==> flow/run.sh <==
#!/bin/bash
# the make line also repeats each setting of config.mk as NAME=value (left out here)
make -C /OpenROAD-flow-scripts/flow DESIGN_CONFIG=/design/flow/config.mk WORK_HOME=/design/flow/orfs CLKGATE_MAP_FILE= finish
==> flow/config.mk <==
export PLATFORM = sky130hd
export DESIGN_NAME = boom_pro
export DESIGN_NICKNAME = boom_pro
export VERILOG_FILES = /design/flow/design.v
export SDC_FILE = /design/flow/constraint.sdc
export NUM_CORES = 4
export LEC_CHECK = 0
export ABC_AREA = 1
export CAP_MARGIN = 30
export CELL_PAD_IN_SITES_DETAIL_PLACEMENT = 2
export CORE_MARGIN = 2
export CORE_UTILIZATION = 40
export CTS_CLUSTER_DIAMETER = 214
export MIN_ROUTING_LAYER = met2
export PLACE_DENSITY_LB_ADDON = 0.3
export SLEW_MARGIN = 20
export TNS_END_PERCENT = 85
==> flow/constraint.sdc <==
create_clock -name core_clock -period 20.0 [get_ports {clk}]
set_input_delay 4.0000 -clock core_clock [delete_from_list [all_inputs] [get_ports {clk}]]
set_output_delay 4.0000 -clock core_clock [all_outputs]
set_load 0.01 [all_outputs]
==> flow/design.v <==
module debounce(btn,clk,btn_pulse);
    parameter times=5000;
    input btn,clk;
    output reg btn_pulse;
    reg [12:0] N;		     
    always@(posedge clk) begin
        if (btn_pulse) begin
            if (btn==0&&N>0) begin
                N<=N-1;
            end
            else if(btn==0&&N==0) begin
                N<=0;
                btn_pulse<=0;
            end
            else begin
                N<=5000;
            end
        end
        else begin
            if (btn&&N<times) begin
                N<=N+1;
            end
            else if(btn&&N==times) begin
                N<=N;
                btn_pulse<=1;
            end
            else begin
                N<=0;
            end
        end
    end
endmodule
module rand_gen (clk,sw7,out);
    input clk,sw7;
    output reg [6:0] out;
    reg [31:0] state;
    always @(posedge clk) begin
        if (!sw7) begin
            state <= 0;
        end
        else begin
            state <= state * 32'h343fd + 32'h269EC3;
        end
        out <= (state >> 16) & 16'h7fff;
    end
endmodule
module segment (seg_data,seg_led);
    input [3:0] seg_data;
    output [7:0] seg_led;
    reg [7:0] seg_led_r;
    always @(*) begin
        case (seg_data)
            4'd0: seg_led_r = 8'h3f;
            4'd1: seg_led_r = 8'h06;
            4'd2: seg_led_r = 8'h5b;
            4'd3: seg_led_r = 8'h4f;
            4'd4: seg_led_r = 8'h66;
            4'd5: seg_led_r = 8'h6d;
            4'd6: seg_led_r = 8'h7d;
            4'd7: seg_led_r = 8'h07;
            4'd8: seg_led_r = 8'h7f;
            4'd9: seg_led_r = 8'h6f;
            default: seg_led_r = 8'h00;
        endcase
    end
    assign seg_led = seg_led_r;
endmodule
module countdown(clk,countdown_times,leave_times,sw7,game_state,countdown_state);
    input clk,sw7;
    input [1:0] game_state;
    input [4:0] countdown_times;
    output reg [4:0] leave_times;
    output reg [1:0] countdown_state;
    reg [19:0] second;           
    always @(posedge clk) begin
        if (!sw7) begin
            leave_times<=0;
            countdown_state<=0;
            second<=0;
        end
        else begin
            if (game_state==1) begin
                if (countdown_state==0) begin
                    leave_times<=countdown_times;
                    countdown_state<=1;
                end
                else begin
                    if (second==999999) begin
                        if (leave_times>1) begin
                            leave_times<=leave_times-1;
                            second<=0;
                        end
                        else begin
                            countdown_state<=2;
                            leave_times<=0;
                            second<=0;
                        end
                    end
                    else begin
                        second<=second+1;
                    end
                end
            end
            else if (game_state==2) begin
                if(countdown_state==2) begin
                    leave_times<=countdown_times;
                    countdown_state<=3;
                end
                else begin
                    if (second==999999) begin
                        if (leave_times>1) begin
                            leave_times<=leave_times-1;
                            second<=0;
                        end
                        else begin
                            countdown_state<=0;
                            leave_times<=0;
                            second<=0;
                        end
                    end
                    else begin
                        second<=second+1;
                    end
                end
            end
            else begin
                leave_times<=0;
                countdown_state<=0;
                second<=0;
            end
        end
    end
endmodule
module disp(clk,sw7,game_state,leave_times,seg_cat,seg_led,user_defined_cdtime);
    input clk;
    input sw7;
    input [4:0] leave_times;
    input [1:0] game_state;
    input [4:0] user_defined_cdtime;
    output reg [7:0] seg_cat;
    output [7:0] seg_led;
    reg [3:0] num [0:1];     
    always @(posedge clk) begin
        if (!sw7) begin
            num[0]<=15;
            num[1]<=15;
            seg_cat<=8'b11111111;
        end
        else begin
            if(game_state==0) begin
                if (seg_cat==8'b11111111) begin
                    seg_cat<=8'b11111110;
                end
                else begin
                    if (user_defined_cdtime>=30) begin
                        num[1]<=3;
                        num[0]<=0;
                    end
                    else if (user_defined_cdtime>=20) begin
                        num[1]<=2;
                        num[0]<=user_defined_cdtime-20;
                    end
                    else if (user_defined_cdtime>=10) begin
                        num[1]<=1;
                        num[0]<=user_defined_cdtime-10;
                    end
                    else begin
                        num[1]<=0;
                        num[0]<=user_defined_cdtime;
                    end
                    if (seg_cat==8'b11111110) begin
                        seg_cat<=8'b11111101;
                    end
                    else if(seg_cat==8'b11111101) begin
                        seg_cat<=8'b11111110;
                    end
                    else begin
                        seg_cat<=8'b11111111;
                    end
                end
            end
            else if (game_state==1||game_state==2) begin
                if (seg_cat==8'b11111111) begin
                    seg_cat<=8'b11111110;
                end
                else begin
                    if (leave_times-1>=20) begin
                        num[1]<=2;
                        num[0]<=leave_times-21;
                    end
                    else if (leave_times-1>=10) begin
                        num[1]<=1;
                        num[0]<=leave_times-11;
                    end
                    else begin
                        num[1]<=0;
                        num[0]<=leave_times-1;
                    end
                    if (seg_cat==8'b11111110) begin
                        seg_cat<=8'b11111101;
                    end
                    else if(seg_cat==8'b11111101) begin
                        seg_cat<=8'b11111110;
                    end
                    else begin
                        seg_cat<=8'b11111111;
                    end
                end
            end
            else begin
                num[0]<=15;
                num[1]<=15;
                seg_cat<=8'b11111111;
            end
        end
    end
    segment segment1(
                .seg_data(num[seg_cat[0]]),
                .seg_led(seg_led)
            );
endmodule
module music(clk,sw7,buzzer,success,music_state,game_state,leave_times);
    input clk,sw7,success;
    input [4:0] leave_times;
    input [1:0] game_state;
    output reg buzzer;
    output reg [1:0] music_state;
    reg [10:0] per;
    reg [6:0] cnt0;
    reg [16:0] time_cnt;
    reg [11:0] one_cnt;
    reg di;
    localparam
        A2 = 110,
        A2_ = 117,
        B2 = 123,
        C3 = 131,
        C3_ = 139,
        D3 = 147,
        D3_ = 156,
        E3 = 165,
        F3 = 175,
        F3_ = 185,
        G3 = 196,
        G3_ = 208,
        A3 = 220,
        A3_ = 233,
        B3 = 247,
        C4 = 262,
        C4_ = 277,
        D4 = 294,
        D4_ = 311,
        E4 = 330,
        F4 = 349,
        F4_ = 370,
        G4 = 392,
        G4_ = 415,
        A4 = 440,
        A4_ = 466,
        B4 = 494,
        C5 = 522,
        C5_ = 554,
        D5 = 587,
        D5_ = 622,
        E5 = 659,
        F5 = 698,
        F5_ = 740,
        G5 = 784,
        G5_ = 831,
        A5 = 880,
        A5_ = 932,
        B5 = 988,
        C6 = 1047;
    always @(posedge clk) begin
        if (!sw7) begin
            per<=0;
            cnt0<=0;
            time_cnt<=0;
            one_cnt<=0;
            music_state<=0;
            buzzer<=0;
            di<=0;
        end
        else
        if (game_state==2) begin
            if (di==1) begin
                if (one_cnt<958) begin
                    one_cnt<=one_cnt+1;
                end
                else begin
                    one_cnt<=0;
                    buzzer<=!buzzer;
                end
                if (per<=1023) begin
                    if (cnt0<121) begin
                        cnt0<=cnt0+1;
                    end
                    else begin
                        cnt0<=0;
                        per<=per+1;
                    end
                end
                else begin
                    buzzer<=0;
                    one_cnt<=0;
                    per<=0;
                    cnt0<=0;
                    di<=0;
                end
            end
            else begin
                if (one_cnt<15+leave_times*43) begin
                    if(per<999) begin
                        per<=per+1;
                    end
                    else begin
                        per<=0;
                        one_cnt<=one_cnt+1;
                    end
                end
                else begin
                    one_cnt<=0;
                    per<=0;
                    di<=1;
                end
            end
        end
        else if (game_state==3) begin
            if (music_state==0) begin
                music_state<=1;
                one_cnt<=0;
                time_cnt<=0;
                buzzer<=0;
                per<=0;
                cnt0<=0;
            end
            else begin
                if (success==1) begin
                    case (cnt0)
                        0:
                            per=G3;
                        1:
                            per=G3;
                        2:
                            per=G3;
                        3:
                            per=C4;
                        4:
                            per=C4;
                        5:
                            per=E4;
                        6:
                            per=E4;
                        7:
                            per=E4;
                        8:
                            per=G4;
                        9:
                            per=G4;
                        10:
                            per=G4;
                        11:
                            per=C5;
                        12:
                            per=C5;
                        13:
                            per=E5;
                        14:
                            per=E5;
                        15:
                            per=E5;
                        16:
                            per=G5;
                        17:
                            per=G5;
                        18:
                            per=G5;
                        19:
                            per=G5;
                        20:
                            per=G5;
                        21:
                            per=G5;
                        22:
                            per=G5;
                        23:
                            per=G5;
                        24:
                            per=E5;
                        25:
                            per=E5;
                        26:
                            per=E5;
                        27:
                            per=E5;
                        28:
                            per=E5;
                        29:
                            per=E5;
                        30:
                            per=E5;
                        31:
                            per=E5;
                        32:
                            per=G3_;
                        33:
                            per=G3_;
                        34:
                            per=G3_;
                        35:
                            per=C4;
                        36:
                            per=C4;
                        37:
                            per=D4_;
                        38:
                            per=D4_;
                        39:
                            per=D4_;
                        40:
                            per=G4_;
                        41:
                            per=G4_;
                        42:
                            per=G4_;
                        43:
                            per=C5;
                        44:
                            per=C5;
                        45:
                            per=D5_;
                        46:
                            per=D5_;
                        47:
                            per=D5_;
                        48:
                            per=A5_;
                        49:
                            per=A5_;
                        50:
                            per=A5_;
                        51:
                            per=A5_;
                        52:
                            per=A5_;
                        53:
                            per=A5_;
                        54:
                            per=A5_;
                        55:
                            per=A5_;
                        56:
                            per=D5_;
                        57:
                            per=D5_;
                        58:
                            per=D5_;
                        59:
                            per=D5_;
                        60:
                            per=D5_;
                        61:
                            per=D5_;
                        62:
                            per=D5_;
                        63:
                            per=D5_;
                        64:
                            per=A3_;
                        65:
                            per=A3_;
                        66:
                            per=A3_;
                        67:
                            per=D4;
                        68:
                            per=D4;
                        69:
                            per=F4;
                        70:
                            per=F4;
                        71:
                            per=F4;
                        72:
                            per=A4_;
                        73:
                            per=A4_;
                        74:
                            per=A4_;
                        75:
                            per=D5;
                        76:
                            per=D5;
                        77:
                            per=F5;
                        78:
                            per=F5;
                        79:
                            per=F5;
                        80:
                            per=A5_;
                        81:
                            per=A5_;
                        82:
                            per=A5_;
                        83:
                            per=A5_;
                        84:
                            per=A5_;
                        85:
                            per=A5_;
                        86:
                            per=A5_;
                        87:
                            per=A5_;
                        88:
                            per=A5_;
                        89:
                            per=A5_;
                        90:
                            per=A5_;
                        91:
                            per=A5_;
                        92:
                            per=A5_;
                        93:
                            per=A5_;
                        94:
                            per=A5_;
                        95:
                            per=A5_;
                        96:
                            per=C6;
                        97:
                            per=C6;
                        98:
                            per=C6;
                        99:
                            per=C6;
                        100:
                            per=C6;
                        101:
                            per=C6;
                        102:
                            per=C6;
                        103:
                            per=C6;
                        104:
                            per=C6;
                        105:
                            per=C6;
                        106:
                            per=C6;
                        107:
                            per=C6;
                        108:
                            per=C6;
                        109:
                            per=C6;
                        110:
                            per=C6;
                        111:
                            per=C6;
                        default: begin
                            music_state<=2;
                        end
                    endcase
                end
                else begin
                    case (cnt0)
                        0:
                            per=C5;
                        1:
                            per=C5;
                        2:
                            per=C5;
                        3:
                            per=C5;
                        4:
                            per=C5;
                        5:
                            per=G4;
                        6:
                            per=G4;
                        7:
                            per=G4;
                        8:
                            per=G4;
                        9:
                            per=G4;
                        10:
                            per=E4;
                        11:
                            per=E4;
                        12:
                            per=E4;
                        13:
                            per=E4;
                        14:
                            per=A4;
                        15:
                            per=A4;
                        16:
                            per=B4;
                        17:
                            per=B4;
                        18:
                            per=A4;
                        19:
                            per=A4;
                        20:
                            per=G4_;
                        21:
                            per=G4_;
                        22:
                            per=A4_;
                        23:
                            per=A4_;
                        24:
                            per=G4_;
                        25:
                            per=G4_;
                        26:
                            per=E4;
                        27:
                            per=E4;
                        28:
                            per=D4;
                        29:
                            per=D4;
                        30:
                            per=E4;
                        31:
                            per=E4;
                        32:
                            per=E4;
                        33:
                            per=E4;
                        34:
                            per=E4;
                        35:
                            per=E4;
                        36:
                            per=E4;
                        37:
                            per=E4;
                        default: begin
                            music_state<=2;
                        end
                    endcase
                end
                if (time_cnt<=120000-success*60000-1) begin
                    time_cnt<=time_cnt+1;
                    if(one_cnt*per<=500000) begin
                        one_cnt<=one_cnt+1;
                    end
                    else begin
                        one_cnt<=0;
                        buzzer<=!buzzer;
                    end
                end
                else begin
                    buzzer<=0;
                    time_cnt<=0;
                    cnt0<=cnt0+1;
                    one_cnt<=0;
                end
            end
        end
        else begin
            music_state<=0;
            buzzer<=0;
            per<=0;
            cnt0<=0;
            time_cnt<=0;
            one_cnt<=0;
        end
    end
endmodule
module cartoon (sw7,game_state,clk,green,red,row,leave_times,success);
    input [1:0] game_state;
    input success;
    input clk,sw7;
    input [4:0] leave_times;
    output [7:0] green,red;
    output reg [7:0] row;
    reg [7:0] red_cartoon [7:0];     
    reg [7:0] green_cartoon [7:0];   
    wire [7:0] scan [7:0];           
    reg [2:0] cnt;                   
    reg [20:0] times;                
    assign scan[0]=8'b11111110;
    assign scan[1]=8'b11111101;
    assign scan[2]=8'b11111011;
    assign scan[3]=8'b11110111;
    assign scan[4]=8'b11101111;
    assign scan[5]=8'b11011111;
    assign scan[6]=8'b10111111;
    assign scan[7]=8'b01111111;
    always @(posedge clk) begin
        if (!sw7) begin
            cnt<=0;
            row<=scan[0];
        end
        else begin
            cnt<=cnt+3'd1;
            row<=scan[cnt+3'd1];
        end
    end
    always @(posedge clk) begin
        if (!sw7) begin
            times<=0;
            red_cartoon[0]<=8'b00000000;
            red_cartoon[1]<=8'b00000000;
            red_cartoon[2]<=8'b00000000;
            red_cartoon[3]<=8'b00000000;
            red_cartoon[4]<=8'b00000000;
            red_cartoon[5]<=8'b00000000;
            red_cartoon[6]<=8'b00000000;
            red_cartoon[7]<=8'b00000000;
            green_cartoon[0]<=8'b00000000;
            green_cartoon[1]<=8'b00000000;
            green_cartoon[2]<=8'b00000000;
            green_cartoon[3]<=8'b00000000;
            green_cartoon[4]<=8'b00000000;
            green_cartoon[5]<=8'b00000000;
            green_cartoon[6]<=8'b00000000;
            green_cartoon[7]<=8'b00000000;
        end
        else begin 
            if (game_state==0) begin
                red_cartoon[0]<=8'b00011000;
                red_cartoon[1]<=8'b00011000;
                red_cartoon[2]<=8'b00011000;
                red_cartoon[3]<=8'b00011000;
                red_cartoon[4]<=8'b00011000;
                red_cartoon[5]<=8'b00100100;
                red_cartoon[6]<=8'b00100100;
                red_cartoon[7]<=8'b00011000;
                green_cartoon[0]<=8'b00011000;
                green_cartoon[1]<=8'b00011000;
                green_cartoon[2]<=8'b00011000;
                green_cartoon[3]<=8'b00011000;
                green_cartoon[4]<=8'b00000000;
                green_cartoon[5]<=8'b00000000;
                green_cartoon[6]<=8'b00000000;
                green_cartoon[7]<=8'b00000000;
            end
            else if (game_state==1) begin
                red_cartoon[0]<=8'b00011000;
                red_cartoon[1]<=8'b00011000;
                red_cartoon[2]<=8'b00011000;
                red_cartoon[3]<=8'b00011000;
                red_cartoon[4]<=8'b00011000;
                red_cartoon[5]<=8'b00100100;
                red_cartoon[6]<=8'b00100100;
                red_cartoon[7]<=8'b00011000;
                green_cartoon[0]<=8'b00011000;
                green_cartoon[1]<=8'b00011000;
                green_cartoon[2]<=8'b00011000;
                green_cartoon[3]<=8'b00011000;
                green_cartoon[4]<=8'b00000000;
                green_cartoon[5]<=8'b00000000;
                green_cartoon[6]<=8'b00000000;
                green_cartoon[7]<=8'b00000000;
            end
            else if (game_state==2) begin
                if (leave_times-1>=15) begin
                    red_cartoon[0]<=8'b00011000;
                    red_cartoon[1]<=8'b00011000;
                    red_cartoon[2]<=8'b00011000;
                    red_cartoon[3]<=8'b00011000;
                    red_cartoon[4]<=8'b00011000;
                    red_cartoon[5]<=8'b00100100;
                    red_cartoon[6]<=8'b00100100;
                    red_cartoon[7]<=8'b00011000;
                    green_cartoon[0]<=8'b00011000;
                    green_cartoon[1]<=8'b00011000;
                    green_cartoon[2]<=8'b00011000;
                    green_cartoon[3]<=8'b00011000;
                    green_cartoon[4]<=8'b00000000;
                    green_cartoon[5]<=8'b00000000;
                    green_cartoon[6]<=8'b00000000;
                    green_cartoon[7]<=8'b00000000;
                end
                else if (leave_times-1>=10) begin
                    red_cartoon[0]<=8'b00000000;
                    green_cartoon[0]<=8'b00000000;
                end
                else if(leave_times-1>=5) begin
                    red_cartoon[1]<=8'b00000000;
                    green_cartoon[1]<=8'b00000000;
                end
                else if (leave_times-1>0) begin
                    red_cartoon[2]<=8'b00000000;
                    green_cartoon[2]<=8'b00000000;
                end
                else begin
                    red_cartoon[3]<=8'b00000000;
                    green_cartoon[3]<=8'b00000000;
                end
                times<=0;
            end
            else if(game_state==3) begin
                green_cartoon[0]<=8'b00000000;
                green_cartoon[1]<=8'b00000000;
                green_cartoon[2]<=8'b00000000;
                green_cartoon[3]<=8'b00000000;
                green_cartoon[4]<=8'b00000000;
                green_cartoon[5]<=8'b00000000;
                green_cartoon[6]<=8'b00000000;
                green_cartoon[7]<=8'b00000000;
                if (success==1) begin
                    times<=times+1;
                    if (times<=100000) begin
                        red_cartoon[0]<=8'b00000000;
                        red_cartoon[1]<=8'b01100110;
                        red_cartoon[2]<=8'b00000000;
                        red_cartoon[3]<=8'b00000000;
                        red_cartoon[4]<=8'b00000000;
                        red_cartoon[5]<=8'b00000000;
                        red_cartoon[6]<=8'b00000000;
                        red_cartoon[7]<=8'b00000000;
                    end
                    else if(times<=200000) begin
                        red_cartoon[2]<=8'b11111111;
                    end
                    else if(times<=300000) begin
                        red_cartoon[3]<=8'b11111111;
                    end
                    else if(times<=400000) begin
                        red_cartoon[1]<=8'b00000000;
                        red_cartoon[4]<=8'b11111111;
                    end
                    else if (times<=500000) begin
                        red_cartoon[2]<=8'b00000000;
                        red_cartoon[5]<=8'b01111110;
                    end
                    else if(times<=600000) begin
                        red_cartoon[3]<=8'b00000000;
                        red_cartoon[6]<=8'b00111100;
                    end
                    else if(times<=700000) begin
                        red_cartoon[4]<=8'b00000000;
                        red_cartoon[7]<=8'b00011000;
                    end
                    else if (times<=800000) begin
                        red_cartoon[5]<=8'b00000000;
                    end
                    else if(times<=900000) begin
                        red_cartoon[6]<=8'b00000000;
                    end
                    else if(times<=1000000) begin
                        red_cartoon[7]<=8'b00000000;
                    end
                    else if(times<=1250000) begin
                        red_cartoon[0]<=8'b00000000;
                        red_cartoon[1]<=8'b01100110;
                        red_cartoon[2]<=8'b11111111;
                        red_cartoon[3]<=8'b11111111;
                        red_cartoon[4]<=8'b11111111;
                        red_cartoon[5]<=8'b01111110;
                        red_cartoon[6]<=8'b00111100;
                        red_cartoon[7]<=8'b00011000;
                    end
                    else if(times<=1500000) begin
                        red_cartoon[0]<=8'b00000000;
                        red_cartoon[1]<=8'b00000000;
                        red_cartoon[2]<=8'b00000000;
                        red_cartoon[3]<=8'b00000000;
                        red_cartoon[4]<=8'b00000000;
                        red_cartoon[5]<=8'b00000000;
                        red_cartoon[6]<=8'b00000000;
                        red_cartoon[7]<=8'b00000000;
                    end
                    else if(times<=1750000) begin
                        red_cartoon[0]<=8'b00000000;
                        red_cartoon[1]<=8'b01100110;
                        red_cartoon[2]<=8'b11111111;
                        red_cartoon[3]<=8'b11111111;
                        red_cartoon[4]<=8'b11111111;
                        red_cartoon[5]<=8'b01111110;
                        red_cartoon[6]<=8'b00111100;
                        red_cartoon[7]<=8'b00011000;
                    end
                    else if(times<=2000000) begin
                        red_cartoon[0]<=8'b00000000;
                        red_cartoon[1]<=8'b00000000;
                        red_cartoon[2]<=8'b00000000;
                        red_cartoon[3]<=8'b00000000;
                        red_cartoon[4]<=8'b00000000;
                        red_cartoon[5]<=8'b00000000;
                        red_cartoon[6]<=8'b00000000;
                        red_cartoon[7]<=8'b00000000;
                    end
                    else begin
                        times<=0;
                    end
                end
                else begin
                    if (times<=500000) begin
                        times<=times+1;
                        red_cartoon[0]<=8'b00000000;
                        red_cartoon[1]<=8'b01000000;
                        red_cartoon[2]<=8'b11110111;
                        red_cartoon[3]<=8'b01010101;
                        red_cartoon[4]<=8'b01010101;
                        red_cartoon[5]<=8'b01010101;
                        red_cartoon[6]<=8'b01010111;
                        red_cartoon[7]<=8'b00000000;
                    end
                    else if(times<=1000000) begin
                        times<=times+1;
                        red_cartoon[0]<=8'b00000000;
                        red_cartoon[1]<=8'b11000100;
                        red_cartoon[2]<=8'b00000100;
                        red_cartoon[3]<=8'b11011111;
                        red_cartoon[4]<=8'b00010101;
                        red_cartoon[5]<=8'b00011111;
                        red_cartoon[6]<=8'b01010101;
                        red_cartoon[7]<=8'b10011111;
                    end
                    else begin
                        times<=0;
                    end
                end
            end
        end
    end
    assign red=red_cartoon[cnt];
    assign green=green_cartoon[cnt];
endmodule
module boom_pro(sw7,start,clk,led,seg,sw_input,row,seg_cat,btn6,buzzer,green,red);
    input sw7,start,clk,btn6;        
    input [6:0] sw_input;            
    output buzzer;                   
    output [7:0] row,red,green;      
    output [7:0] seg_cat;            
    output [7:0] seg;                
    output reg [6:0] led;            
    reg [1:0] ps_input_times;        
    reg success;                     
    reg [6:0] password;              
    reg [1:0] game_state;            
    reg [4:0] countdown_times;       
    reg [4:0] user_defined_cdtime;   
    reg btn6_before;                 
    wire [4:0] leave_times;          
    wire [1:0] music_state;          
    wire [1:0] countdown_state;      
    wire [6:0] changing_pw;          
    wire btn6_pulse;                 
    wire start_pulse;                
    always @(posedge clk) begin
        if (!sw7) begin
            btn6_before<=0;
            user_defined_cdtime<=0;
            ps_input_times<=0;
            led<=0;
            success<=0;
            game_state<=0;
            password<=0;
            countdown_times<=0;
            user_defined_cdtime<=0;
        end
        else begin
            if (game_state==0) begin
                if (start_pulse) begin
                    success<=0;
                    btn6_before<=0;
                    game_state<=1;
                    countdown_times<=5;
                    password<=changing_pw;
                end
                if (sw_input[6]==1) begin
                    if (sw_input[4:0]>30) begin
                        user_defined_cdtime<=30;
                    end
                    else begin
                        user_defined_cdtime<=sw_input[4:0];
                    end
                end
                else begin
                    user_defined_cdtime<=20;
                end
            end
            else if (game_state==1) begin
                led<=password;
                if (countdown_state==2&&leave_times==0) begin
                    countdown_times<=user_defined_cdtime;
                    game_state<=2;
                    led<=0;
                end
            end
            else if (game_state==2) begin
                led<=sw_input;
                if (ps_input_times<2) begin
                    if (btn6_pulse==1&&btn6_before==0) begin
                        if (sw_input==password) begin
                            game_state<=3;
                            success<=1;
                            led<=0;
                        end
                        else begin
                            ps_input_times<=ps_input_times+1;
                        end
                    end
                    if (countdown_state==0&&leave_times==0) begin
                        game_state<=3;
                        success<=0;
                        led<=0;
                    end
                end
                else begin
                    game_state<=3;
                    success<=0;
                    led<=0;
                end
                btn6_before<=btn6_pulse;
            end
            else if (game_state==3) begin
                if (music_state==2) begin
                    game_state<=0;
                    success<=0;
                    password<=0;
                    countdown_times<=0;
                    ps_input_times<=0;
                end
            end
        end
    end
    debounce debounce1(
                 .btn(start),
                 .clk(clk),
                 .btn_pulse(start_pulse));
    debounce debounce2(
                 .btn(btn6),
                 .clk(clk),
                 .btn_pulse(btn6_pulse));
    rand_gen rand1(
             .clk(clk),
             .sw7(sw7),
             .out(changing_pw));
    disp disp1(
             .clk(clk),
             .sw7(sw7),
             .leave_times(leave_times),
             .user_defined_cdtime(user_defined_cdtime),
             .game_state (game_state),
             .seg_cat(seg_cat),
             .seg_led(seg));
    countdown countdown1(
                  .clk(clk),
                  .sw7(sw7),
                  .game_state(game_state),
                  .countdown_times(countdown_times),
                  .leave_times(leave_times),
                  .countdown_state(countdown_state));
    music music1(
              .clk(clk),
              .sw7(sw7),
              .success(success),
              .game_state(game_state),
              .leave_times(leave_times),
              .buzzer(buzzer),
              .music_state(music_state));
    cartoon cartoon1(
                .game_state(game_state),
                .success(success),
                .clk(clk),
                .sw7(sw7),
                .leave_times(leave_times),
                .green(green),
                .red(red),
                .row(row)
            );
endmodule
==> results of run 1 <==
per-stage QoR:
step / cells / hold slack, ns / setup slack (ns) / instance area (sq um)
2_1_floorplan: 3686 / 0.3501 / 13.21 / 26250
3_3_place_gp: 4497 / 0.3760 / 12.19 / 27310
3_5_place_dp: 4498 / 0.4330 / 11.22 / 27330
4_1_cts: 4556 / 0.4554 / 10.75 / 28540
metal layers:
metal	GRT overflow	GRT usage, %
met1	-	-
met2	0	76.74
met3	1	77.07
met4	2	57.82
met5	0	39.81
==> impl_metrics.env, run 1 <==
# source this file to load flow results
export IMPL_status="did not finish"
export IMPL_stop_stage="5_1_grt"
export IMPL_firstError="[ERROR GRT-0116] Global routing finished with congestion. Check the congestion regions in the DRC Viewer."
export IMPL_yosysTopAreaCell="dfxtp_1"
export IMPL_yosysWarnings=12
export IMPL_yosysSeqAreaShare_pct=20.09
export IMPL_ys_seq_elements=250
export IMPL_post_cts_resized=0
export IMPL_top_area_share_pct=17.11
export IMPL_dieArea_sq_um=67590
export IMPL_synthTopLogicFamily="simple AND/OR/NAND/NOR gates"
export IMPL_xor_area_share_pct=3.542
export IMPL_die_x_um=260.0
export IMPL_cts_sinks=250
export IMPL_edf_count=26
export IMPL_cts_hold_buffers_added=0
export IMPL_common_cells="nand2_1, inv_1, nor2_1"
export IMPL_ys_async_sr_fraction_pct=0
export IMPL_synthFlopType="dfxtp_1"
export IMPL_cts_buffers=31
export IMPL_rows=93
export IMPL_synth_cell_types=70
export IMPL_topCellsByArea="dfxtp_1, fa_1, ha_1"
export IMPL_ys_area_sq_um=26210
export IMPL_synth_area_per_cell_sq_um=7.132
export IMPL_synth_cells=3675
export IMPL_cts_root_buf="clkbuf_16"
export IMPL_fp_util_pct=40.59
export IMPL_port_buffers=45
export IMPL_dpl_hpwl_mm=104.7
export IMPL_compound_area_share_pct=11.72
export IMPL_ioPinCount=59
export IMPL_grt_usage_pct=71.43
export IMPL_die_h_um=260.0
export IMPL_grt_overflow=3
export IMPL_clk_path_buf_depth=3
export IMPL_post_cts_repair_setup_buffers=0
export IMPL_fa_ha_area_share_pct=26.67
export IMPL_top_cell="nand2_1"
export IMPL_synthMuxAreaShare_pct=0
export IMPL_place_congestion=1.019
export IMPL_synth_area_sq_um=26210
export IMPL_synthSimpleGateAreaFrac_pct=27.13
export IMPL_coreArea_sq_um=64580
export IMPL_ys_cells=3675
export IMPL_cts_max_level=1
==> run 2, diff against run 1 <==
CAP_MARGIN = 20   (was 30)
CELL_PAD_IN_SITES_DETAIL_PLACEMENT = not set   (was 2)
CORE_UTILIZATION = 72   (was 40)
CTS_CLUSTER_DIAMETER = 222   (was 214)
HOLD_SLACK_MARGIN = -0.1   (was not set)
MIN_ROUTING_LAYER = not set   (was met2)
PLACE_DENSITY = 0.4   (was not set)
PLACE_DENSITY_LB_ADDON = not set   (was 0.3)
SETUP_SLACK_MARGIN = -0.08   (was not set)
TNS_END_PERCENT = not set   (was 85)
clock period = 6.65 ns   (was 20.0 ns; I/O delays follow)
==> impl_metrics.env, run 2 <==
# flow metrics
export IMPL_status="complete, but fails checks"
export IMPL_so_faults="setup timing"
export IMPL_r2r_cells=46
export IMPL_grt_pass1_vias=29480
export IMPL_via_per_inst=6.725
export IMPL_slew_headroom_pct=26.90
export IMPL_dpl_instance_area_sq_um=28010
export IMPL_xor_area_share_pct=3.542
export IMPL_setup_viol=13
export IMPL_layout_setup_ws_ns=-1.131
export IMPL_synthTopLogicFamily="simple AND/OR/NAND/NOR gates"
export IMPL_slowest_delay_ns=0.56
export IMPL_worst_path_buf_inv=10
export IMPL_rsz0062_at_grt="true"
export IMPL_hold_viol=0
export IMPL_cts_sinks=250
export IMPL_wl_mm=99.70
export IMPL_cp_end_kind="flop"
export IMPL_critPathLaunch="music1.cnt0[1]"
export IMPL_yosysSeqAreaShare_pct=20.09
export IMPL_final_antenna_net_count=0
export IMPL_clk_path_buf_depth=3
export IMPL_route_met2_wl_mm=43.87
export IMPL_drt_pass1_iterations=15
export IMPL_cp_top_family="simple AND/OR/NAND/NOR gates"
export IMPL_fmax_mhz=128.5
export IMPL_drc_errors=0
export IMPL_areaGrowthSynthToFinish_pct=16.99
export IMPL_synth_cells=3675
export IMPL_common_cells="nand2_1, inv_1, nor2_1"
export IMPL_clkTransAtPathRegs_ns=0.07
export IMPL_r2r_slack_ns=-1.13
export IMPL_dpl_hpwl_mm=66.12
export IMPL_top_cell="nand2_1"
export IMPL_die_x_um=194.8
export IMPL_yosysTopAreaCell="dfxtp_1"
export IMPL_coreArea_sq_um=35740
export IMPL_cts_root_buf="clkbuf_16"
export IMPL_hold_start="rand1.state[22]"
export IMPL_max_slew_worst_pin_slew_ns=1.085
export IMPL_ys_seq_elements=250
export IMPL_route_met3_wl_mm=13.15
export IMPL_regToRegEndpoint="music1.one_cnt[4]"
export IMPL_whs_ns=0.4013
export IMPL_worstSetupPathType="flop to flop"
export IMPL_compound_area_share_pct=11.72
export IMPL_flop_area_sq_um=5278
export IMPL_worstSetupEndpoint="music1.one_cnt[4]"
export IMPL_die_h_um=194.8
export IMPL_grt_max_degree=54
export IMPL_worstHoldEndpoint="rand1.out[6]"
export IMPL_reg2reg_from="music1.cnt0[1]"
export IMPL_fa_ha_area_share_pct=26.67
export IMPL_ioPinCount=59
export IMPL_maxCapViolations=0
export IMPL_fp_util_pct=73.34
export IMPL_ys_area_sq_um=26210
export IMPL_warnings=67
export IMPL_edf_count=26
export IMPL_rows=69
export IMPL_num_vias=29290
export IMPL_drtIter0Drc=4523
export IMPL_antenna_found_initial=4
export IMPL_synthFlopType="dfxtp_1"
export IMPL_dieArea_sq_um=37950
export IMPL_hold_path_class="flop to flop"
export IMPL_worst_hold_path_num_cells=0
export IMPL_slowest_stage="fa_1"
export IMPL_met1_length_mm=32.15
export IMPL_cts_max_level=1
export IMPL_final_area_sq_um=30660
export IMPL_top_area_share_pct=17.11
export IMPL_grt_first_pass_wirelength_mm=148.5
export IMPL_wl_per_cell_um=22.89
export IMPL_crit_fanout=7
export IMPL_layout_area_comb_sq_um=19460
export IMPL_clock_skew_ns=0.01685
export IMPL_synthMuxAreaShare_pct=0
export IMPL_ys_async_sr_fraction_pct=0
export IMPL_yosysWarnings=12
export IMPL_nets=4317
export IMPL_synth_area_sq_um=26210
export IMPL_cp_depth=46
export IMPL_cts_tree="built"
export IMPL_maxSlewViolCount=0
export IMPL_topRoutingLayerUsed="met5"
export IMPL_fillers=1921
export IMPL_cts_hold_buffers_added=0
export IMPL_place_congestion=1.037
export IMPL_cts_buffers=29
export IMPL_required_ns=7.15
export IMPL_path_common_cell="nand2_2"
export IMPL_grt_usage_pct=48.56
export IMPL_topCellsByArea="dfxtp_1, fa_1, ha_1"
export IMPL_startpoint_type="flop"
export IMPL_synth_area_per_cell_sq_um=7.132
export IMPL_layout_min_cycle_time_ns=7.781
export IMPL_synthSimpleGateAreaFrac_pct=27.13
export IMPL_finalCritPeriodShare_pct=117.0
export IMPL_port_buffers=45
export IMPL_grt_overflow=0
export IMPL_synth_cell_types=70
export IMPL_worstPathArrival_ns=8.28
export IMPL_ys_cells=3675
export IMPL_clk_latency_ns=0.58
==> run 2: metal layers <==
layer	up-vias	track usage [%]
li1	12250	-
met1	13250	53.25
met2	2685	79.52
met3	1088	15.36
met4	12	35.71
met5	-	0
==> run 2: layout make-up <==
type                    instances  area share [%]
diodes                          3         0.02448
clock buffers                  39           2.664
clock inverters                14          0.5549
inverters                     622           7.712
multi-input cells            2723           63.45
flip-flops and latches        250           17.21
well taps                     461           1.881
repair buffers                243           6.504
==> run 2: through the flow <==
step	setup WS [ns]	cells	setup TNS (ns)	util [%]
5_1_grt	-1.439	4352	-18.25	85.77
6_report	-1.131	4355	-13.20	85.79
4_1_cts	-0.2109	4335	-2.334	83.86
3_5_place_dp	-0.8267	4256	-10.34	78.37
2_1_floorplan	-0.04772	3686	-0.4408	-
3_3_place_gp	-0.4772	4256	-5.886	78.37
==> run 2: what timing repair did <==
item / in CTS / in global routing
buffers inserted: 24 / 16
setup endpoints to repair: 13 / 14
pin swaps: 100 / 86
cloned: 3 / 1
resized: 201 / 140
==> run 3, diff against run 2 <==
CAP_MARGIN = 25   (was 20)
CELL_PAD_IN_SITES_DETAIL_PLACEMENT = 1   (was not set)
CELL_PAD_IN_SITES_GLOBAL_PLACEMENT = 3   (was not set)
CORE_ASPECT_RATIO = 1.48   (was not set)
CORE_UTILIZATION = 59   (was 72)
CTS_CLUSTER_DIAMETER = 55   (was 222)
CTS_CLUSTER_SIZE = 20   (was not set)
GPL_TIMING_DRIVEN = 1   (was not set)
HOLD_SLACK_MARGIN = 0.19   (was -0.1)
MAX_ROUTING_LAYER = met4   (was not set)
MIN_ROUTING_LAYER = met2   (was not set)
PLACE_DENSITY = not set   (was 0.4)
SETUP_SLACK_MARGIN = -0.55   (was -0.08)
TNS_END_PERCENT = 100   (was not set)
clock period = 7.94 ns   (was 6.65 ns; I/O delays follow)
==> impl_metrics.env, run 3 <==
# source this file to load flow results
export IMPL_status="did not finish"
export IMPL_yosysSeqAreaShare_pct=20.09
export IMPL_fa_ha_area_share_pct=26.67
export IMPL_yosysWarnings=12
export IMPL_xor_area_share_pct=3.542
export IMPL_fp_util_pct=59.43
export IMPL_synth_area_sq_um=26210
export IMPL_ys_cells=3675
export IMPL_top_area_share_pct=17.11
export IMPL_die_h_um=260.4
export IMPL_yosysTopAreaCell="dfxtp_1"
export IMPL_synth_cells=3675
export IMPL_dieArea_sq_um=46160
export IMPL_synth_area_per_cell_sq_um=7.132
export IMPL_ys_async_sr_fraction_pct=0
export IMPL_ys_seq_elements=250
export IMPL_synth_cell_types=70
export IMPL_common_cells="nand2_1, inv_1, nor2_1"
export IMPL_die_x_um=177.3
export IMPL_topCellsByArea="dfxtp_1, fa_1, ha_1"
export IMPL_compound_area_share_pct=11.72
export IMPL_top_cell="nand2_1"
export IMPL_firstError="[ERROR GPL-0301] Utilization 136.593 % exceeds 100%."
export IMPL_rows=94
export IMPL_stop_stage="3_1_place_gp_skip_io"
export IMPL_synthFlopType="dfxtp_1"
export IMPL_synthMuxAreaShare_pct=0
export IMPL_synthSimpleGateAreaFrac_pct=27.13
export IMPL_synthTopLogicFamily="simple AND/OR/NAND/NOR gates"
export IMPL_coreArea_sq_um=44100
export IMPL_edf_count=26
export IMPL_ys_area_sq_um=26210
==> run 4, diff against run 3 <==
CAP_MARGIN = 30   (was 25)
CELL_PAD_IN_SITES_GLOBAL_PLACEMENT = not set   (was 3)
CORE_ASPECT_RATIO = not set   (was 1.48)
CORE_UTILIZATION = 40   (was 59)
CTS_CLUSTER_DIAMETER = 214   (was 55)
CTS_CLUSTER_SIZE = not set   (was 20)
GPL_TIMING_DRIVEN = not set   (was 1)
HOLD_SLACK_MARGIN = not set   (was 0.19)
MAX_ROUTING_LAYER = not set   (was met4)
PLACE_DENSITY = 0.92   (was not set)
SETUP_SLACK_MARGIN = not set   (was -0.55)
TNS_END_PERCENT = not set   (was 100)
clock period = 20.0 ns   (was 7.94 ns; I/O delays follow)
==> impl_metrics.env, run 4 <==
# source this file to load flow results
export IMPL_status="did not finish"
export IMPL_stop_stage="5_1_grt"
export IMPL_firstError="[ERROR GRT-0116] Global routing finished with congestion. Check the congestion regions in the DRC Viewer."
export IMPL_synth_area_per_cell_sq_um=7.132
export IMPL_ioPinCount=59
export IMPL_cts_hold_buffers_added=0
export IMPL_common_cells="nand2_1, inv_1, nor2_1"
export IMPL_cts_sinks=250
export IMPL_place_congestion=0.9882
export IMPL_ys_area_sq_um=26210
export IMPL_topCellsByArea="dfxtp_1, fa_1, ha_1"
export IMPL_die_h_um=260.0
export IMPL_clk_path_buf_depth=3
export IMPL_dieArea_sq_um=67590
export IMPL_ys_cells=3675
export IMPL_synthFlopType="dfxtp_1"
export IMPL_grt_overflow=2474
export IMPL_grt_usage_pct=82.41
export IMPL_coreArea_sq_um=64580
export IMPL_dpl_hpwl_mm=100.4
export IMPL_yosysWarnings=12
export IMPL_post_cts_repair_setup_buffers=0
export IMPL_pre_cts_ws_ns=11.56
export IMPL_cts_max_level=1
export IMPL_yosysTopAreaCell="dfxtp_1"
export IMPL_synth_area_sq_um=26210
export IMPL_edf_count=26
export IMPL_synthTopLogicFamily="simple AND/OR/NAND/NOR gates"
export IMPL_port_buffers=45
export IMPL_cts_buffers=28
export IMPL_die_x_um=260.0
export IMPL_synth_cells=3675
export IMPL_yosysSeqAreaShare_pct=20.09
export IMPL_synthMuxAreaShare_pct=0
export IMPL_rows=93
export IMPL_synthSimpleGateAreaFrac_pct=27.13
export IMPL_top_area_share_pct=17.11
export IMPL_top_cell="nand2_1"
export IMPL_fp_util_pct=40.59
export IMPL_ys_async_sr_fraction_pct=0
export IMPL_xor_area_share_pct=3.542
export IMPL_synth_cell_types=70
export IMPL_post_cts_resized=0
export IMPL_compound_area_share_pct=11.72
export IMPL_cts_root_buf="clkbuf_16"
export IMPL_fa_ha_area_share_pct=26.67
export IMPL_ys_seq_elements=250
-- run 4: per-stage QoR --
step | cell area [sq um] | util [%] | instances
floorplan | 26250 | - | 3686
global placement | 27310 | 42.29 | 4498
detailed placement | 27310 | 42.29 | 4498
CTS | 28390 | 43.96 | 4550
-- run 4: metal layers --
metal / overflow / GRT usage (%)
met2: 781 / 80.02
met4: 576 / 78.99
met1: - / -
met5: 179 / 78.77
met3: 938 / 88.14
==> run 5, diff against run 4 <==
ABC_AREA = not set   (was 1)
CAP_MARGIN = 20   (was 30)
CELL_PAD_IN_SITES_DETAIL_PLACEMENT = not set   (was 1)
CORE_UTILIZATION = 71   (was 40)
CTS_CLUSTER_DIAMETER = not set   (was 214)
MIN_ROUTING_LAYER = not set   (was met2)
PLACE_DENSITY = not set   (was 0.92)
clock period = 8.26 ns   (was 20.0 ns; I/O delays follow)
==> impl_metrics.env, run 5 <==
# flow metrics
export IMPL_status="timing/DRC/antenna clean"
export IMPL_grt_max_degree=61
export IMPL_dpl_hpwl_mm=49.41
export IMPL_layout_area_comb_sq_um=18620
export IMPL_clk_latency_ns=0.58
export IMPL_rows=69
export IMPL_grt_pass1_vias=22390
export IMPL_clk_path_buf_depth=3
export IMPL_worst_hold_path_num_cells=0
export IMPL_cp_depth=32
export IMPL_worstSetupPathType="flop to flop"
export IMPL_critPathLaunch="music1.cnt0[0]"
export IMPL_worstPathArrival_ns=8.58
export IMPL_grt_overflow=0
export IMPL_r2r_slack_ns=0.17
export IMPL_antenna_found_initial=2
export IMPL_worstSetupEndpoint="music1.one_cnt[9]"
export IMPL_die_x_um=192.7
export IMPL_pre_cts_ws_ns=-0.3169
export IMPL_grt_usage_pct=36.00
export IMPL_hold_path_class="flop to flop"
export IMPL_synthSimpleGateAreaFrac_pct=20.84
export IMPL_port_buffers=45
export IMPL_drc_errors=0
export IMPL_grt_first_pass_wirelength_mm=109.0
export IMPL_setup_viol=0
export IMPL_cts_max_level=1
export IMPL_cts_root_buf="clkbuf_16"
export IMPL_ys_async_sr_fraction_pct=0
export IMPL_layout_setup_ws_ns=0.1696
export IMPL_fp_util_pct=71.61
export IMPL_synthMuxAreaShare_pct=1.168
export IMPL_r2r_cells=32
export IMPL_worstHoldEndpoint="rand1.out[6]"
export IMPL_synthFlopType="dfxtp_1"
export IMPL_synth_area_per_cell_sq_um=8.356
export IMPL_finalCritPeriodShare_pct=97.95
export IMPL_fa_ha_area_share_pct=27.69
export IMPL_finalSetupTns_ns=0
export IMPL_slew_headroom_pct=32.76
export IMPL_maxCapViolations=0
export IMPL_clkTransAtPathRegs_ns=0.06
export IMPL_synth_area_sq_um=25290
export IMPL_ys_area_sq_um=25290
export IMPL_cts_tree="built"
export IMPL_cp_top_family="adder cells"
export IMPL_ys_seq_elements=250
export IMPL_reg2reg_from="music1.cnt0[0]"
export IMPL_slowest_delay_ns=0.62
export IMPL_coreArea_sq_um=35310
export IMPL_synth_cells=3026
export IMPL_fillers=2474
export IMPL_compound_area_share_pct=18.15
export IMPL_regToRegEndpoint="music1.one_cnt[9]"
export IMPL_required_ns=8.75
export IMPL_cts_buffers=29
export IMPL_clock_skew_ns=0.01662
export IMPL_wl_mm=67.59
export IMPL_synth_cell_types=105
export IMPL_wl_per_cell_um=19.34
export IMPL_utilization_pct=78.02
export IMPL_flop_area_sq_um=5270
export IMPL_crit_fanout=7
export IMPL_layout_min_cycle_time_ns=8.090
export IMPL_topCellsByArea="dfxtp_1, fa_1, ha_1"
export IMPL_synthTopLogicFamily="adder cells"
export IMPL_xor_area_share_pct=4.295
export IMPL_edf_count=26
export IMPL_maxSlewViolCount=0
export IMPL_worst_path_buf_inv=8
export IMPL_yosysTopAreaCell="dfxtp_1"
export IMPL_place_congestion=0.9424
export IMPL_n_antenna_cell=0
export IMPL_yosysWarnings=12
export IMPL_top_area_share_pct=17.73
export IMPL_startpoint_type="flop"
export IMPL_num_vias=22730
export IMPL_slowest_stage="fa_1"
export IMPL_common_cells="nand2_1, inv_1, ha_1"
export IMPL_via_per_inst=6.505
export IMPL_drtIter0Drc=2135
export IMPL_ioPinCount=59
export IMPL_top_cell="nand2_1"
export IMPL_cts_hold_buffers_added=0
export IMPL_cp_end_kind="flop"
export IMPL_warnings=65
export IMPL_hold_viol=0
export IMPL_die_h_um=192.7
export IMPL_max_slew_worst_pin_slew_ns=1.007
export IMPL_final_antenna_net_count=0
export IMPL_cts_sinks=250
export IMPL_drt_pass1_iterations=9
export IMPL_hold_start="rand1.state[22]"
export IMPL_yosysSeqAreaShare_pct=20.82
export IMPL_fmax_mhz=123.6
export IMPL_ys_cells=3026
export IMPL_areaGrowthSynthToFinish_pct=8.947
export IMPL_whs_ns=0.3915
export IMPL_nets=3459
export IMPL_dieArea_sq_um=37140
## run 5: cell type report
cell class	instances	share of cell area, %
Clock buffer	33	2.766
Multi-Input combinational cell	2339	67.58
Inverter	269	3.670
Sequential cell	250	19.13
Timing Repair Buffer	122	4.015
Clock inverter	21	0.7494
Tap cell	461	2.094
## run 5: per-layer routing
layer	GRT usage, %	vias up	share of wire (%)
met1	47.06	10950	41
met3	5.419	198	7.6
met5	0	-	0
met4	13.86	0	3.5
li1	-	10540	-
met2	60.17	1038	48
## run 5: repair_timing
item,in CTS,in global routing
pin swaps,0,61
hold endpoints to repair,0,0
buffers inserted,4,15
setup endpoints to repair,13,13
cloned,0,1
resized,8,76
## run 5: through the flow
stage | cell area (sq um) | std cells
6_report | 27550 | 3495
5_1_grt | 27550 | 3495
4_1_cts | 27070 | 3479
3_5_place_dp | 26050 | 3421
3_3_place_gp | 26050 | 3421
2_1_floorplan | 25330 | 3037
==> run 6, diff against run 5 <==
ABC_AREA = 1   (was not set)
CAP_MARGIN = 5   (was 20)
CORE_UTILIZATION = 72   (was 71)
CTS_CLUSTER_DIAMETER = 231   (was not set)
HOLD_SLACK_MARGIN = -0.09   (was not set)
PLACE_DENSITY = 0.37   (was not set)
SETUP_SLACK_MARGIN = -0.41   (was not set)
SLEW_MARGIN = 40   (was 20)
clock period = 5.85 ns   (was 8.26 ns; I/O delays follow)
==> impl_metrics.env, run 6 <==
# flow metrics
export IMPL_synth_cell_types=70
export IMPL_synth_area_per_cell_sq_um=7.132
export IMPL_slew_headroom_pct=46.47
export IMPL_edf_count=26
export IMPL_so_faults="setup timing"
export IMPL_pre_cts_ws_ns=-1.426
export IMPL_num_vias=28500
export IMPL_areaGrowthSynthToFinish_pct=16.57
export IMPL_rows=69
export IMPL_clkTransAtPathRegs_ns=0.07
export IMPL_warnings=69
export IMPL_ys_area_sq_um=26210
export IMPL_hold_start="rand1.state[21]"
export IMPL_layout_min_cycle_time_ns=7.167
export IMPL_worstHoldEndpoint="rand1.out[5]"
export IMPL_ys_cells=3675
export IMPL_via_per_inst=6.503
export IMPL_flop_area_sq_um=5275
export IMPL_cts_buffers=29
export IMPL_worst_path_buf_inv=8
export IMPL_synth_area_sq_um=26210
export IMPL_cts_tree="built"
export IMPL_slowest_stage="fa_1"
export IMPL_synthTopLogicFamily="simple AND/OR/NAND/NOR gates"
export IMPL_required_ns=6.31
export IMPL_cp_end_kind="flop"
export IMPL_utilization_pct=85.49
export IMPL_common_cells="nand2_1, inv_1, nor2_1"
export IMPL_dpl_hpwl_mm=65.75
export IMPL_use_met1_pct=55.57
export IMPL_drtIter0Drc=4075
export IMPL_fillers=2001
export IMPL_fa_ha_area_share_pct=26.67
export IMPL_dieArea_sq_um=37950
export IMPL_grt_first_pass_wirelength_mm=144.5
export IMPL_xor_area_share_pct=3.542
export IMPL_setup_viol=21
export IMPL_worstPathArrival_ns=7.63
export IMPL_synth_cells=3675
export IMPL_wl_mm=91.09
export IMPL_fp_util_pct=73.34
export IMPL_final_antenna_net_count=0
export IMPL_crit_fanout=6
export IMPL_ys_async_sr_fraction_pct=0
export IMPL_grt_pass1_vias=28720
export IMPL_startpoint_type="flop"
export IMPL_worstSetupEndpoint="music1.one_cnt[3]"
export IMPL_cp_depth=43
export IMPL_r2r_cells=43
export IMPL_coreArea_sq_um=35740
export IMPL_nets=4344
export IMPL_die_x_um=194.8
export IMPL_grt_max_degree=53
export IMPL_reg2reg_from="music1.cnt0[1]"
export IMPL_layout_setup_ws_ns=-1.317
export IMPL_grtUsageMet2_pct=75.84
export IMPL_cts_sinks=250
export IMPL_die_h_um=194.8
export IMPL_yosysSeqAreaShare_pct=20.09
export IMPL_top_area_share_pct=17.11
export IMPL_hold_path_class="flop to flop"
export IMPL_drt_pass1_iterations=10
export IMPL_slowest_delay_ns=0.52
export IMPL_antenna_found_initial=2
export IMPL_use_met3_pct=14.18
export IMPL_cts_max_level=1
export IMPL_rsz0062_at_grt="true"
export IMPL_ioPinCount=59
export IMPL_max_slew_worst_pin_slew_ns=0.8021
export IMPL_clk_latency_ns=0.59
export IMPL_yosysTopAreaCell="dfxtp_1"
export IMPL_layout_area_comb_sq_um=19130
export IMPL_cp_top_family="adder cells"
export IMPL_clock_skew_ns=0.02025
export IMPL_regToRegEndpoint="music1.one_cnt[3]"
export IMPL_grt_usage_pct=46.86
export IMPL_place_congestion=0.9982
export IMPL_cts_root_buf="clkbuf_16"
export IMPL_path_common_cell="nand2_2"
export IMPL_wl_per_cell_um=20.79
export IMPL_status="complete, but fails checks"
export IMPL_fmax_mhz=139.5
export IMPL_maxSlewViolCount=0
export IMPL_clk_path_buf_depth=3
export IMPL_hold_viol=0
export IMPL_worst_hold_path_num_cells=0
export IMPL_ys_seq_elements=250
export IMPL_compound_area_share_pct=11.72
export IMPL_top_cell="nand2_1"
export IMPL_topCellsByArea="dfxtp_1, fa_1, ha_1"
export IMPL_grt_overflow=0
export IMPL_r2r_slack_ns=-1.32
export IMPL_drc_errors=0
export IMPL_finalCritPeriodShare_pct=122.5
export IMPL_synthFlopType="dfxtp_1"
export IMPL_synthMuxAreaShare_pct=0
export IMPL_busiest_layer="met2"
export IMPL_cts_hold_buffers_added=0
export IMPL_critPathLaunch="music1.cnt0[1]"
export IMPL_synthSimpleGateAreaFrac_pct=27.13
export IMPL_maxCapViolations=0
export IMPL_yosysWarnings=12
export IMPL_port_buffers=45
export IMPL_worstSetupPathType="flop to flop"
[run 6: through the flow]
stage	hold WS, ns	cell area [sq um]	instances	setup TNS, ns
finish	0.3865	30560	4382	-17.96
CTS	0.3825	30150	4365	-12.49
global route	0.3932	30550	4380	-23.15
global placement	0.3672	28450	4283	-16.80
detailed placement	0.3684	28450	4283	-18.31
floorplan	0.3501	26510	3686	-5.281
[run 6: metal layers]
metal	up-vias	routed length (um)
met5	-	107
met4	2	7026
met3	789	11260
met2	2404	40630
met1	13000	32060
li1	12300	-
[run 6: timing repair]
item	in CTS	in global routing
cloned	2	0
endpoints found under the setup margin	13	15
gates resized	122	74
hold endpoints to repair	0	0
setup buffers	27	15
pin swaps	85	48
[run 6: cell type report]
class	instances	area share [%]
Tap cell	461	1.888
Antenna cell	2	0.01638
Timing Repair Buffer	271	7.191
Sequential cell	250	17.26
Clock inverter	9	0.3440
Multi-Input combinational cell	2722	62.61
Inverter	622	7.723
Clock buffer	45	2.969
==> run 7, diff against run 6 <==
ABC_AREA = 0   (was 1)
CAP_MARGIN = 20   (was 5)
CELL_PAD_IN_SITES_GLOBAL_PLACEMENT = 0   (was not set)
CORE_ASPECT_RATIO = 1.48   (was not set)
CTS_CLUSTER_DIAMETER = not set   (was 231)
GPL_TIMING_DRIVEN = 1   (was not set)
HOLD_SLACK_MARGIN = not set   (was -0.09)
MAX_ROUTING_LAYER = met5   (was not set)
MIN_ROUTING_LAYER = met1   (was not set)
PLACE_DENSITY = not set   (was 0.37)
PLACE_DENSITY_LB_ADDON = 0.25   (was not set)
SETUP_SLACK_MARGIN = not set   (was -0.41)
TNS_END_PERCENT = 100   (was not set)
clock period = 7.94 ns   (was 5.85 ns; I/O delays follow)
==> impl_metrics.env, run 7 <==
# flow metrics
export IMPL_status="complete, but fails checks"
export IMPL_so_faults="setup timing"
export IMPL_antenna_found_initial=0
export IMPL_dp_cells=3520
export IMPL_yosysWarnings=12
export IMPL_top_area_share_pct=17.73
export IMPL_cp_end_kind="flop"
export IMPL_cts_sinks=250
export IMPL_fillers=2098
export IMPL_critPathLaunch="music1.cnt0[0]"
export IMPL_topCellsByArea="dfxtp_1, fa_1, ha_1"
export IMPL_cts_hold_buffers_added=0
export IMPL_clk_latency_ns=0.57
export IMPL_worst_hold_path_num_cells=0
export IMPL_wl_per_cell_um=20.33
export IMPL_maxSlewViolCount=0
export IMPL_worstSetupPathType="flop to flop"
export IMPL_hold_path_class="flop to flop"
export IMPL_cp_top_family="adder cells"
export IMPL_ys_seq_elements=250
export IMPL_yosysTopAreaCell="dfxtp_1"
export IMPL_synthTopLogicFamily="adder cells"
export IMPL_clock_skew_ns=0.01724
export IMPL_cp_depth=33
export IMPL_synth_area_sq_um=25290
export IMPL_grt_usage_pct=39.06
export IMPL_coreArea_sq_um=34690
export IMPL_path_common_cell="buf_4"
export IMPL_n_antenna_cell=0
export IMPL_maxCapViolations=0
export IMPL_port_buffers=45
export IMPL_rows=83
export IMPL_worstPathArrival_ns=8.53
export IMPL_synthSimpleGateAreaFrac_pct=20.84
export IMPL_areaGrowthSynthToFinish_pct=13.58
export IMPL_grt_overflow=0
export IMPL_fin_cells=3598
export IMPL_regToRegEndpoint="music1.one_cnt[5]"
export IMPL_worstHoldEndpoint="rand1.out[6]"
export IMPL_synth_area_per_cell_sq_um=8.356
export IMPL_drt_pass1_iterations=8
export IMPL_ys_cells=3026
export IMPL_dieArea_sq_um=36660
export IMPL_wl_mm=73.15
export IMPL_slowest_delay_ns=0.57
export IMPL_grt_max_degree=76
export IMPL_layout_setup_ws_ns=-0.1673
export IMPL_pre_cts_ws_ns=-0.3604
export IMPL_yosysSeqAreaShare_pct=20.82
export IMPL_clk_path_buf_depth=3
export IMPL_compound_area_share_pct=18.15
export IMPL_synth_cells=3026
export IMPL_worstSetupEndpoint="music1.one_cnt[5]"
export IMPL_rsz0062_at_grt="true"
export IMPL_hold_start="rand1.state[22]"
export IMPL_synthFlopType="dfxtp_1"
export IMPL_fmax_mhz=123.3
export IMPL_slew_headroom_pct=37.86
export IMPL_slowest_stage="fa_1"
export IMPL_num_vias=23720
export IMPL_synthMuxAreaShare_pct=1.168
export IMPL_cts_buffers=26
export IMPL_worst_path_buf_inv=10
export IMPL_die_h_um=232.0
export IMPL_place_congestion=0.9332
export IMPL_dpl_hpwl_mm=52.40
export IMPL_cts_tree="built"
export IMPL_top_cell="nand2_1"
export IMPL_ys_async_sr_fraction_pct=0
export IMPL_via_per_inst=6.591
export IMPL_fp_util_pct=72.90
export IMPL_cts_root_buf="clkbuf_16"
export IMPL_nets=3559
export IMPL_crit_fanout=9
export IMPL_common_cells="nand2_1, inv_1, ha_1"
export IMPL_xor_area_share_pct=4.295
export IMPL_startpoint_type="flop"
export IMPL_r2r_slack_ns=-0.17
export IMPL_whs_ns=0.3748
export IMPL_ioPinCount=59
export IMPL_drc_errors=0
export IMPL_r2r_cells=33
export IMPL_layout_min_cycle_time_ns=8.107
export IMPL_drtIter0Drc=2286
export IMPL_ys_area_sq_um=25290
export IMPL_required_ns=8.36
export IMPL_cts_max_level=1
export IMPL_setup_viol=13
export IMPL_synth_cell_types=105
export IMPL_grt_pass1_vias=23870
export IMPL_finalSetupTns_ns=-1.863
export IMPL_edf_count=26
export IMPL_max_slew_worst_pin_slew_ns=0.9321
export IMPL_final_antenna_net_count=0
export IMPL_fa_ha_area_share_pct=27.69
export IMPL_finalCritPeriodShare_pct=102.1
export IMPL_grt_first_pass_wirelength_mm=116.3
export IMPL_hold_viol=0
export IMPL_clkTransAtPathRegs_ns=0.06
export IMPL_die_x_um=158.0
export IMPL_reg2reg_from="music1.cnt0[0]"
export IMPL_warnings=65
[run 7: what timing repair did]
item                       CTS  global route
setup buffers               17            15
resized                     75            70
pin swaps                   46            75
setup endpoints to repair   13            13
cloned                       1             0
[run 7: final cells by class]
class	instances	area, sq um	area share, %
timing repair buffer	225	1878	6.539
inverter	269	1013	3.529
multi-input combinational	2339	19000	66.15
sequential	250	5270	18.35
clock inverter	15	239.0	0.8321
tap	467	584.3	2.035
clock buffer	33	738.2	2.570
[run 7: metrics by stage]
| step | area, sq um | util, % |
|---|---|---|
| after global routing | 28720 | 82.80 |
| final | 28720 | 82.80 |
| after CTS | 28260 | 81.49 |
| after global placement | 26750 | 77.12 |
| after detailed placement | 26770 | 77.18 |
| after floorplan | 25330 | - |
[run 7: layer usage]
layer / GRT usage (%) / vias up / part of all wire (%)
met4: 22.47 / 0 / 6.3
li1: - / 10730 / -
met5: 0 / - / 0
met1: 44.22 / 11380 / 35
met2: 69.63 / 1267 / 52
met3: 5.375 / 340 / 7.1
==> run 8, diff against run 7 <==
ABC_AREA = not set   (was 0)
CELL_PAD_IN_SITES_GLOBAL_PLACEMENT = not set   (was 0)
CORE_ASPECT_RATIO = not set   (was 1.48)
CORE_UTILIZATION = 40   (was 72)
GPL_TIMING_DRIVEN = not set   (was 1)
MAX_ROUTING_LAYER = not set   (was met5)
MIN_ROUTING_LAYER = not set   (was met1)
PLACE_DENSITY_LB_ADDON = not set   (was 0.25)
SLEW_MARGIN = 20   (was 40)
TNS_END_PERCENT = not set   (was 100)
clock period = 20.0 ns   (was 7.94 ns; I/O delays follow)
==> impl_metrics.env, run 8 <==
# flow metrics
export IMPL_status="timing/DRC/antenna clean"
export IMPL_synthSimpleGateAreaFrac_pct=20.84
export IMPL_worstPathArrival_ns=10.15
export IMPL_r2r_slack_ns=10.33
export IMPL_required_ns=20.47
export IMPL_via_per_inst=5.664
export IMPL_cts_hold_buffers_added=0
export IMPL_rows=92
export IMPL_die_h_um=255.4
export IMPL_met1_length_mm=30.35
export IMPL_slew_headroom_pct=21.30
export IMPL_fmax_mhz=103.4
export IMPL_layout_setup_ws_ns=10.33
export IMPL_num_vias=21690
export IMPL_clkTransAtPathRegs_ns=0.06
export IMPL_edf_count=26
export IMPL_synth_area_sq_um=25290
export IMPL_grt_max_degree=61
export IMPL_worst_path_buf_inv=2
export IMPL_critPathLaunch="music1.cnt0[0]"
export IMPL_final_antenna_net_count=0
export IMPL_synthMuxAreaShare_pct=1.168
export IMPL_yosysSeqAreaShare_pct=20.82
export IMPL_grt_usage_pct=20.51
export IMPL_route_met3_wl_mm=3.078
export IMPL_hold_start="rand1.state[22]"
export IMPL_synth_cell_types=105
export IMPL_cts_buffers=35
export IMPL_worstSetupPathType="flop to flop"
export IMPL_clk_latency_ns=0.57
export IMPL_n_antenna_cell=0
export IMPL_fp_util_pct=40.31
export IMPL_yosysWarnings=12
export IMPL_pre_cts_ws_ns=10.44
export IMPL_compound_area_share_pct=18.15
export IMPL_synthFlopType="dfxtp_1"
export IMPL_grt_pass1_vias=21600
export IMPL_r2r_cells=26
export IMPL_cts_root_buf="clkbuf_16"
export IMPL_drc_errors=0
export IMPL_synth_area_per_cell_sq_um=8.356
export IMPL_slowest_stage="mux2i_1"
export IMPL_hold_path_class="flop to flop"
export IMPL_dieArea_sq_um=65240
export IMPL_common_cells="nand2_1, inv_1, ha_1"
export IMPL_worstSetupEndpoint="music1.one_cnt[2]"
export IMPL_topCellsByArea="dfxtp_1, fa_1, ha_1"
export IMPL_drtIter0Drc=1697
export IMPL_dpl_hpwl_mm=50.66
export IMPL_regToRegEndpoint="music1.one_cnt[2]"
export IMPL_nets=3404
export IMPL_clk_path_buf_depth=3
export IMPL_ys_area_sq_um=25290
export IMPL_port_buffers=45
export IMPL_wl_mm=66.81
export IMPL_ys_seq_elements=250
export IMPL_cp_depth=26
export IMPL_coreArea_sq_um=62740
export IMPL_place_congestion=0.9073
export IMPL_topRoutingLayerUsed="met4"
export IMPL_finalCritPeriodShare_pct=48.37
export IMPL_clock_skew_ns=0.03631
export IMPL_max_slew_worst_pin_slew_ns=1.148
export IMPL_maxSlewViolCount=0
export IMPL_startpoint_type="flop"
export IMPL_post_cts_repair_setup_buffers=0
export IMPL_synth_cells=3026
export IMPL_warnings=63
export IMPL_die_x_um=255.4
export IMPL_setup_viol=0
export IMPL_layout_min_cycle_time_ns=9.674
export IMPL_reg2reg_from="music1.cnt0[0]"
export IMPL_cts_sinks=250
export IMPL_slowest_delay_ns=0.91
export IMPL_xor_area_share_pct=4.295
export IMPL_synthTopLogicFamily="adder cells"
export IMPL_rsz0062_at_grt="false"
export IMPL_grt_overflow=0
export IMPL_ys_async_sr_fraction_pct=0
export IMPL_worst_hold_path_num_cells=0
export IMPL_cts_tree="built"
export IMPL_whs_ns=0.3729
export IMPL_maxCapViolations=0
export IMPL_drt_pass1_iterations=6
export IMPL_worstHoldEndpoint="rand1.out[6]"
export IMPL_yosysTopAreaCell="dfxtp_1"
export IMPL_fillers=6159
export IMPL_path_common_cell="fa_1"
export IMPL_antenna_found_initial=0
export IMPL_top_cell="nand2_1"
export IMPL_fa_ha_area_share_pct=27.69
export IMPL_cp_top_family="adder cells"
export IMPL_cts_max_level=2
export IMPL_crit_fanout=13
export IMPL_grt_first_pass_wirelength_mm=112.2
export IMPL_ioPinCount=59
export IMPL_route_met2_wl_mm=31.80
export IMPL_utilization_pct=43.79
export IMPL_wl_per_cell_um=17.45
export IMPL_hold_viol=0
export IMPL_top_area_share_pct=17.73
export IMPL_cp_end_kind="flop"
export IMPL_ys_cells=3026
export IMPL_areaGrowthSynthToFinish_pct=8.650
export IMPL_post_cts_resized=0
export IMPL_finalSetupTns_ns=0
[run 8: stage by stage]
stage / instance area (sq um) / std cells
5_1_grt: 27470 / 3829
3_5_place_dp: 26200 / 3765
4_1_cts: 27470 / 3829
6_report: 27470 / 3829
3_3_place_gp: 26200 / 3765
2_1_floorplan: 25330 / 3037
[run 8: cell type report]
class                   count  area, sq um  area share (%)
flip-flops and latches    250         5265           19.16
clock inverters            14        246.5          0.8972
multi-input cells        2339        18300           66.62
well taps                 846         1059           3.853
repair buffers             61        565.5           2.059
inverters                 269         1012           3.684
clock buffers              50         1022           3.721
[run 8: metal layers]
layer	global-route usage, %	up-vias
li1	-	10430
met3	2.609	103
met2	34.67	588
met5	0	-
met1	27.41	10570
met4	5.850	0
